==> run K: inputs <==
Design fft16, start of the top module:
module fft16 (
    input  wire              clk,
    input  wire              rst_n,
    input  wire              start,
    input  wire signed [8:0] din_i,
    input  wire signed [8:0] din_q,
    output wire              ready,
    output wire              dout_valid,
    output wire signed [8:0] dout_i,
    output wire signed [8:0] dout_q
);
clock: 16.3 ns
lec_check: 0
cap_margin: 35
cell_pad_in_sites_detail_placement: 1
cell_pad_in_sites_global_placement: 3
core_margin: 8
core_utilization: 25
cts_cluster_diameter: 292
max_routing_layer: met4
place_density_lb_addon: 0.13
setup_slack_margin: 2.27
slew_margin: 35
run.sh (not shown) runs the stock make flow with config.mk's settings and CLKGATE_MAP_FILE=.
==> run A: changes against run K <==
Settings changed: ABC_AREA set to 1, CAP_MARGIN 35 to 20, CELL_PAD_IN_SITES_DETAIL_PLACEMENT 1 to not set, CELL_PAD_IN_SITES_GLOBAL_PLACEMENT 3 to not set, CORE_MARGIN 8 to 2, CORE_UTILIZATION 25 to 72, CTS_CLUSTER_DIAMETER 292 to not set, MAX_ROUTING_LAYER met4 to not set, PLACE_DENSITY set to 0.42, PLACE_DENSITY_LB_ADDON 0.13 to not set, SETUP_SLACK_MARGIN 2.27 to not set, SLEW_MARGIN 35 to 20.
==> flow/constraint.sdc (replaced) <==
create_clock -name core_clock -period 7.86 [get_ports {clk}]
set_input_delay 1.5720 -clock core_clock [delete_from_list [all_inputs] [get_ports {clk}]]
set_output_delay 1.5720 -clock core_clock [all_outputs]
set_load 0.01 [all_outputs]
==> run B: changes against run K <==
Settings changed: CAP_MARGIN 35 to 20, CELL_PAD_IN_SITES_DETAIL_PLACEMENT 1 to not set, CELL_PAD_IN_SITES_GLOBAL_PLACEMENT 3 to not set, CORE_MARGIN 8 to 2, CORE_UTILIZATION 25 to 72, CTS_CLUSTER_DIAMETER 292 to 132, MAX_ROUTING_LAYER met4 to not set, PLACE_DENSITY_LB_ADDON 0.13 to not set, SETUP_SLACK_MARGIN 2.27 to 1.04, SLEW_MARGIN 35 to 20.
==> flow/constraint.sdc (replaced) <==
create_clock -name core_clock -period 7.16 [get_ports {clk}]
set_input_delay 1.4320 -clock core_clock [delete_from_list [all_inputs] [get_ports {clk}]]
set_output_delay 1.4320 -clock core_clock [all_outputs]
set_load 0.01 [all_outputs]
==> metrics.csv <==
stage;metric;value;unit
outcome;Run Error;[ERROR GRT-0116] Global routing finished with congestion. Check the congestion regions in the DRC Viewer.;
yosys;adder share;0.241;
global_routing;Congestion Overflow GR;113;
yosys;top post-synthesis cells by count;1,381 x nand2_1, 1,039 x inv_1, 576 x edfxtp_1;
floorplanning;initial core utilization;0.730;
place;hpwl dp;137;mm
outcome;Exit stage;global routing;
yosys;Mux area share;0.000183;
yosys;yosys stat area;54600;um2
yosys;yosys stat cell total;5897;
outcome;status;aborted with a tool error;
yosys;xor/xnor share;0.0321;
floorplanning;Core Area;74800;um2
yosys;Synthesized Nets;6722;
(the above is from run A)
==> metrics.csv <==
stage;metric;value;unit
timing;final max-slew violation count;0;
floorplanning;initial core utilization;0.250;
critical_path;CP endpoint;u_fft.radix2_U0.out1_i_reg[4]$_DFFE_PN0P_;
yosys;Synthesized Nets;5646;
outcome;status;finished clean;
yosys;Mux area share;0.00771;
yosys;top post-synthesis cells by count;659 x inv_1, 576 x edfxtp_1, 410 x fa_1;
detailed_routing;final WL;200;mm
finish;fraction of area in non-clock buffers;0.0274;
yosys;yosys stat cell total;4821;
global_routing;vias in the first global route;39800;
yosys;aoi/oai-family share of the synthesized area;0.115;
floorplanning;Core Area;211000;um2
finish;Comb area share;0.474;
place;hpwl dp;151;mm
(the above is from run K)
==> metrics.csv <==
stage;metric;value;unit
outcome;status;failed layout checks;
floorplanning;Core Area;72800;um2
outcome;Failing Checks;setup timing;
yosys;Synthesized Nets;5646;
yosys;Mux area share;0.00771;
place;hpwl dp;121;mm
timing;setup violators final;36;
yosys;yosys stat cell total;4821;
yosys;xor/xnor share;0.0491;
timing;PnR worst setup slack;-3.82;ns
yosys;adder share;0.249;
yosys;top post-synthesis cells by count;659 x inv_1, 576 x edfxtp_1, 410 x fa_1;
(the above is from run B)
